== run 1 ==
==> flow/design.v (excerpt) <==
module lascon_top #(
    parameter int LASCON_VARIANT = 0
)(
    input  logic                                clk,
    input  logic                                rst,
    input  logic [2:0]                          mode_i,      
    input  logic [31:0]                         xof_len_i,   
    input  logic                                start_i,     
    input  logic                                abort_i,     
    output logic                                busy_o,      
    output logic                                done_o,      
    output logic                                tag_fail_o,  
    input  logic [63:0]                         s_axis_tdata,   
    input  logic [7:0]                          s_axis_tkeep,   
    input  logic [3:0]                          s_axis_tuser,   
    input  logic                                s_axis_tlast,   
    input  logic                                s_axis_tvalid,  
    output logic                                s_axis_tready,  
    output logic [63:0]                         m_axis_tdata,   
    output logic [7:0]                          m_axis_tkeep,   
    output logic [3:0]                          m_axis_tuser,   
    output logic                                m_axis_tlast,   
    output logic                                m_axis_tvalid,  
    input  logic                                m_axis_tready   
);
    logic           is_aead_mode;
    assign is_aead_mode = (mode_i == lascon_pkg::MODE_AEAD_ENC) || (mode_i == lascon_pkg::MODE_AEAD_DEC);
    logic           core_start_perm_i;
    logic           core_round_config_i;
    logic   [2:0]   core_word_sel_i;
    lascon_pkg::ascon_word_t    core_data_i;
    logic           core_write_en_i;
    lascon_pkg::ascon_word_t    core_data_o;
    logic           core_ready_o;
    lascon_pkg::data_sel_t      core_in_data_sel;
    logic           aead_write_en, hash_write_en;
    logic [2:0]     aead_word_sel, hash_word_sel;
    logic           aead_start_perm, hash_start_perm;
    logic           aead_round_config, hash_round_config;
  ...
Settings: LEC_CHECK=0, ABC_AREA=1, CAP_MARGIN=25, CELL_PAD_IN_SITES_GLOBAL_PLACEMENT=1, CORE_MARGIN=9, CORE_UTILIZATION=66, CTS_CLUSTER_SIZE=81, MAX_ROUTING_LAYER=met4, PLACE_DENSITY_LB_ADDON=0.17, SETUP_SLACK_MARGIN=0.3, SLEW_MARGIN=30, TNS_END_PERCENT=10; clock period 7.75 ns.
run.sh (not shown) runs the stock make flow with config.mk's settings and CLKGATE_MAP_FILE=.
Status: run 1 FAILED at 3_1_place_gp_skip_io (tool error)
Modified inputs, run 2 compared to run 1
# run 1
export LEC_CHECK = 0
export ABC_AREA = 1
export CAP_MARGIN = 25
export CELL_PAD_IN_SITES_GLOBAL_PLACEMENT = 1
export CORE_MARGIN = 9
export CORE_UTILIZATION = 66
export CTS_CLUSTER_SIZE = 81
export MAX_ROUTING_LAYER = met4
export PLACE_DENSITY_LB_ADDON = 0.17
export SETUP_SLACK_MARGIN = 0.3
export SLEW_MARGIN = 30
export TNS_END_PERCENT = 10
create_clock -name core_clock -period 7.75 [get_ports {clk}]
# run 2
export LEC_CHECK = 0
export ABC_AREA = 1
export CAP_MARGIN = 30
export CELL_PAD_IN_SITES_GLOBAL_PLACEMENT = 3
export CORE_ASPECT_RATIO = 1.87
export CORE_MARGIN = 6
export CORE_UTILIZATION = 17
export CTS_CLUSTER_SIZE = 82
export HOLD_SLACK_MARGIN = 0.2
export MAX_ROUTING_LAYER = met5
export PLACE_DENSITY_LB_ADDON = 0.23
export SETUP_SLACK_MARGIN = 0.3
export SLEW_MARGIN = 20
export TNS_END_PERCENT = 10
create_clock -name core_clock -period 7.75 [get_ports {clk}]
### Flow results
- The die span in y in run 2 sits about 160% above the value recorded for run 1.
- Synthesized cell count came out exactly the same in run 2 and run 1.
- Die size: run 2 and run 1 compared, higher one is run 2
- Status(run 1) = ERROR, stage = 3_1_place_gp_skip_io
- Every stage of the flow completed for run 2, and the final layout passed the timing, design-rule and antenna checks.
Modified inputs, run 3 compared to run 2
# run 2
export LEC_CHECK = 0
export ABC_AREA = 1
export CAP_MARGIN = 30
export CELL_PAD_IN_SITES_GLOBAL_PLACEMENT = 3
export CORE_ASPECT_RATIO = 1.87
export CORE_MARGIN = 6
export CORE_UTILIZATION = 17
export CTS_CLUSTER_SIZE = 82
export HOLD_SLACK_MARGIN = 0.2
export MAX_ROUTING_LAYER = met5
export PLACE_DENSITY_LB_ADDON = 0.23
export SETUP_SLACK_MARGIN = 0.3
export SLEW_MARGIN = 20
export TNS_END_PERCENT = 10
create_clock -name core_clock -period 7.75 [get_ports {clk}]
# run 3
export LEC_CHECK = 0
export ABC_AREA = 0
export CAP_MARGIN = 30
export CELL_PAD_IN_SITES_GLOBAL_PLACEMENT = 3
export CORE_ASPECT_RATIO = 1.87
export CORE_MARGIN = 6
export CORE_UTILIZATION = 17
export CTS_CLUSTER_SIZE = 81
export MAX_ROUTING_LAYER = met5
export PLACE_DENSITY_LB_ADDON = 0.23
export SETUP_SLACK_MARGIN = 0.3
export SLEW_MARGIN = 20
export TNS_END_PERCENT = 10
create_clock -name core_clock -period 7.75 [get_ports {clk}]
==> results <==
Pin count of the biggest net entering global routing for run 3 is lower than for run 2. Post-route non-filler standard cell count came out lower on run 3 than on run 2. Changes observed in run 3 relative to run 2: final routed wirelength across all metal layers lost 0.62%; final HPWL from detailed placement neither gained nor lost much. In run 3 relative to run 2, summed area of non-filler cells in the final layout had gone up slightly. Run 2 -> run 3: clock-buffer cell count decreased by a few percent. The lower minimum setup slack in the final design of run 2 and run 3 is in run 3. Compared run 3 vs run 2, and via count is down in run 3.
--- input diff run 3..run 4 ---
# run 3
export LEC_CHECK = 0
export ABC_AREA = 0
export CAP_MARGIN = 30
export CELL_PAD_IN_SITES_GLOBAL_PLACEMENT = 3
export CORE_ASPECT_RATIO = 1.87
export CORE_MARGIN = 6
export CORE_UTILIZATION = 17
export CTS_CLUSTER_SIZE = 81
export MAX_ROUTING_LAYER = met5
export PLACE_DENSITY_LB_ADDON = 0.23
export SETUP_SLACK_MARGIN = 0.3
export SLEW_MARGIN = 20
export TNS_END_PERCENT = 10
create_clock -name core_clock -period 7.75 [get_ports {clk}]
# run 4
export LEC_CHECK = 0
export CAP_MARGIN = 20
export CORE_MARGIN = 2
export CORE_UTILIZATION = 40
export SETUP_SLACK_MARGIN = 0.3
export SLEW_MARGIN = 20
create_clock -name core_clock -period 7.0 [get_ports {clk}]
==> comparison <==
Delta(average wire per standard cell, run 4 - run 3) > 0
Compared with run 3, overall chip area in run 4 decreased by more than half.
Diff run 3 -> run 4 | share of final layout cell area taken by non-clock buffers | decrease of 1.2 points
Sort run 3 and run 4 by share of final layout cell area taken by clock buffers and inverters asc -> top: run 3
Changes observed in run 4 relative to run 3: slew at the pin with the worst max-slew slack higher, total wire length after detailed routing went down 73 mm, hold slack shrank by 0.0030 ns, final clock period utilization by the worst path decreased by 1.3 points relative to the old numbers.
Final HPWL from detailed placement (higher): run 3
In the flow results for run 3 and run 4, the number of tapcells is smaller on run 4.
Cell area came out lower on run 4 than on run 3.
Edits applied to the flow inputs when going from run 4 to run 5:
# run 4
export LEC_CHECK = 0
export CAP_MARGIN = 20
export CORE_MARGIN = 2
export CORE_UTILIZATION = 40
export SETUP_SLACK_MARGIN = 0.3
export SLEW_MARGIN = 20
create_clock -name core_clock -period 7.0 [get_ports {clk}]
# run 5
export LEC_CHECK = 0
export CAP_MARGIN = 20
export CORE_MARGIN = 2
export CORE_UTILIZATION = 59
export SLEW_MARGIN = 20
create_clock -name core_clock -period 3.78 [get_ports {clk}]
Results
- Run 5: it failed during 5_1_grt, and the tool reported GRT-0116.
- Die size: run 5 is under run 4
- Summary — placeable core region, run 5 relative to run 4: lower, by 0.040 sq mm.
- Going from run 4 to run 5, total cell area at the placement stage grew by more than 10%.
- Total number of clock tree sinks delta (run 4 -> run 5): insignificant
- Taking run 5 over run 4, the post-cts gate resize count ratio works out to 9.6.
- Die extent in x down 17% in run 5 wrt run 4
- Comparing run 4 and run 5, the lower starting utilization of the core area was measured on run 4.
The inputs of run 6 differ from those of run 5 as listed below.
# run 5
export LEC_CHECK = 0
export CAP_MARGIN = 20
export CORE_MARGIN = 2
export CORE_UTILIZATION = 59
export SLEW_MARGIN = 20
create_clock -name core_clock -period 3.78 [get_ports {clk}]
# run 6
export LEC_CHECK = 0
export CAP_MARGIN = 20
export CORE_MARGIN = 2
export CORE_UTILIZATION = 40
export SETUP_SLACK_MARGIN = 0.3
export SLEW_MARGIN = 20
create_clock -name core_clock -period 9.86 [get_ports {clk}]
## What came out
- Run 5 terminated abnormally: 5_1_grt reported GRT-0116.
- Run 6 finished every step from synthesis to the final layout, and the layout passed the timing, design-rule and antenna checks.
- Post-place setup slack for run 6: 3.11 ns up relative to run 5
- The fraction of the core area occupied by cells at floorplan in run 6 sits 19 points below the value recorded for run 5.
- Relative to run 5, the chip height measured on run 6 has increased by more than 10%.
- Measured against run 5, the global placement routability congestion of run 6 comes out at 0.886 times the reference value.
- [compare] base=run 5 new=run 6: number of cells after detailed placement went down, number of cells upsized or downsized after cts went down by 585, CTS buffer count up 7, summed instance area of the synthesized netlist did not really move.
- Compared run 6 vs run 5, and die width is up in run 6.
- Compare run 5 and run 6 | post-place instance area lower: run 6

---

v57:
Starting RTL as in the previous note.
export LEC_CHECK = 0
export CAP_MARGIN = 35
export CELL_PAD_IN_SITES_DETAIL_PLACEMENT = 0
export CORE_MARGIN = 2
export CORE_UTILIZATION = 65
export CTS_CLUSTER_DIAMETER = 362
export CTS_CLUSTER_SIZE = 51
export GPL_TIMING_DRIVEN = 1
export SLEW_MARGIN = 20
export TNS_END_PERCENT = 5
create_clock -name core_clock -period 5.44 [get_ports {clk}]
global routing (5_1_grt): v57 exited with error
The following lists how v53 was set up differently from v57:
# v57
export LEC_CHECK = 0
export CAP_MARGIN = 35
export CELL_PAD_IN_SITES_DETAIL_PLACEMENT = 0
export CORE_MARGIN = 2
export CORE_UTILIZATION = 65
export CTS_CLUSTER_DIAMETER = 362
export CTS_CLUSTER_SIZE = 51
export GPL_TIMING_DRIVEN = 1
export SLEW_MARGIN = 20
export TNS_END_PERCENT = 5
create_clock -name core_clock -period 5.44 [get_ports {clk}]
# v53
export LEC_CHECK = 0
export CAP_MARGIN = 20
export CORE_MARGIN = 2
export CORE_UTILIZATION = 43
export SETUP_SLACK_MARGIN = 0.3
export SLEW_MARGIN = 20
create_clock -name core_clock -period 4.35 [get_ports {clk}]
### Flow results
| v53 | all stages done | FAIL | setup timing |
The setup slack at placement reported for v53 is smaller than that of v57 by 0.92 ns.
v53 has routability congestion estimate below what v57 had.
From v53 to v57, tally of buffers added on design ports did not move at all.
Maximum level of the CTS H-tree was lower in v57 than in v53.
Standard-cell row count in v53 is 24% above v57.
Die size was lower in v57 than in v53.
v53 vs. v57: initial cell density of the core went down by 23 points.
Looking at vertical die size, v53 sits 63 µm higher than v57 does.
Measured against each other, v53 and v57 differ in post-cts repair resize count, the higher figure coming from v53.
For placeable core area, dividing the value from v57 by the value from v53 gives 0.66.
### v53 -> v31
# v53
export LEC_CHECK = 0
export CAP_MARGIN = 20
export CORE_MARGIN = 2
export CORE_UTILIZATION = 43
export SETUP_SLACK_MARGIN = 0.3
export SLEW_MARGIN = 20
create_clock -name core_clock -period 4.35 [get_ports {clk}]
# v31
export LEC_CHECK = 0
export CAP_MARGIN = 20
export CORE_MARGIN = 2
export CORE_UTILIZATION = 68
export CTS_CLUSTER_SIZE = 35
export SLEW_MARGIN = 20
create_clock -name core_clock -period 6.02 [get_ports {clk}]
[summary]
- STATUS run=v53 STAGES=ALL_DONE FINAL_CHECKS=FAILED CAUSE=setup timing
- v31 is listed as incomplete: the tool reported an error in global routing (5_1_grt) and the run ended there.
- When v31 is set beside v53, its total setup buffers inserted after CTS turns out to be 70 smaller.
- Placer's final routability congestion estimate (v31 vs. v53) increases by more than 10%
- On number of buffers created by CTS: between v53 and v31, it ends up higher for v53.
- Row count for v31: 26 down relative to v53
> inputs changed (v31 -> v8)
# v31
export LEC_CHECK = 0
export CAP_MARGIN = 20
export CORE_MARGIN = 2
export CORE_UTILIZATION = 68
export CTS_CLUSTER_SIZE = 35
export SLEW_MARGIN = 20
create_clock -name core_clock -period 6.02 [get_ports {clk}]
# v8
export LEC_CHECK = 0
export CAP_MARGIN = 20
export CORE_MARGIN = 2
export CORE_UTILIZATION = 57
export SETUP_SLACK_MARGIN = 0.3
export SLEW_MARGIN = 20
create_clock -name core_clock -period 4.49 [get_ports {clk}]
## What came out
FAIL v8 @ global routing (5_1_grt): tool exited with error
Delta (v8 minus v31): worst setup timing slack at the placement stage fell by 0.75 ns; deepest level of the CTS H-tree rose by 1; routability congestion estimate from global placement fell by 7.7%.
v8 vs v31: quantity of gates resized following cts up in v8
Diff v31 -> v8 | overall chip area | increase of about 20%
Cell area after placement: v31 and v8 compared, lower one is v31
Taking v31 as the reference, in v8 share of the core filled by cells before placement now smaller; synthesized cell count held.
v8 vs v31: half-perimeter wire length after detailed placement up by more than 10%
[inputs] v47 vs v8
# v8
export LEC_CHECK = 0
export CAP_MARGIN = 20
export CORE_MARGIN = 2
export CORE_UTILIZATION = 57
export SETUP_SLACK_MARGIN = 0.3
export SLEW_MARGIN = 20
create_clock -name core_clock -period 4.49 [get_ports {clk}]
# v47
export LEC_CHECK = 0
export CAP_MARGIN = 20
export CORE_MARGIN = 2
export CORE_UTILIZATION = 68
export CTS_CLUSTER_SIZE = 47
export MAX_ROUTING_LAYER = met4
export SETUP_SLACK_MARGIN = 0.3
export SLEW_MARGIN = 20
create_clock -name core_clock -period 6.31 [get_ports {clk}]
Tool error GRT-0116 stopped v47 during global routing (5_1_grt); no final results.
v8: it failed during global routing (5_1_grt), and the tool reported GRT-0232.
Relative to v8, post-CTS resize count has decreased by 828 in v47.
Taking v8 as the reference, in v47 area of the core saw a decrease; placer's final routability congestion estimate saw an increase.
Summary of v47 over v8: CTS buffer count dropped about 3%; number of buffers added for setup after CTS fell by 183; placed standard-cell area decreased about 7%; post-placement setup slack went up.
Number of hold buffers added after cts across v47 and v8: no real change.
What v5 does differently from v47 at the input level:
# v47
export LEC_CHECK = 0
export CAP_MARGIN = 20
export CORE_MARGIN = 2
export CORE_UTILIZATION = 68
export CTS_CLUSTER_SIZE = 47
export MAX_ROUTING_LAYER = met4
export SETUP_SLACK_MARGIN = 0.3
export SLEW_MARGIN = 20
create_clock -name core_clock -period 6.31 [get_ports {clk}]
# v5
export LEC_CHECK = 0
export CAP_MARGIN = 20
export CORE_MARGIN = 2
export CORE_UTILIZATION = 60
export SLEW_MARGIN = 20
create_clock -name core_clock -period 3.79 [get_ports {clk}]
Notes after the runs:
Going from v47 to v5, floorplan utilization went down 8.5 points, post-cts hold-fix buffer tally stayed essentially flat, die height saw an increase, core outline area +14%. Tool error GRT-0116 stopped v5 during global routing (5_1_grt); no final results. Total setup buffers inserted after CTS was higher in the run labelled v5. Comparing v5 and v47, the lower worst slack after detailed placement was measured on v5. Against v47, v5 comes in 6.4% higher on horizontal die dimension. Compared with v47, v5 shows die area that has gone up by more than 10%. v47 → v5: placed instance area now sits higher; number of buffers inserted during clock tree synthesis higher; half-perimeter wire length of the detailed placement result up 12%.
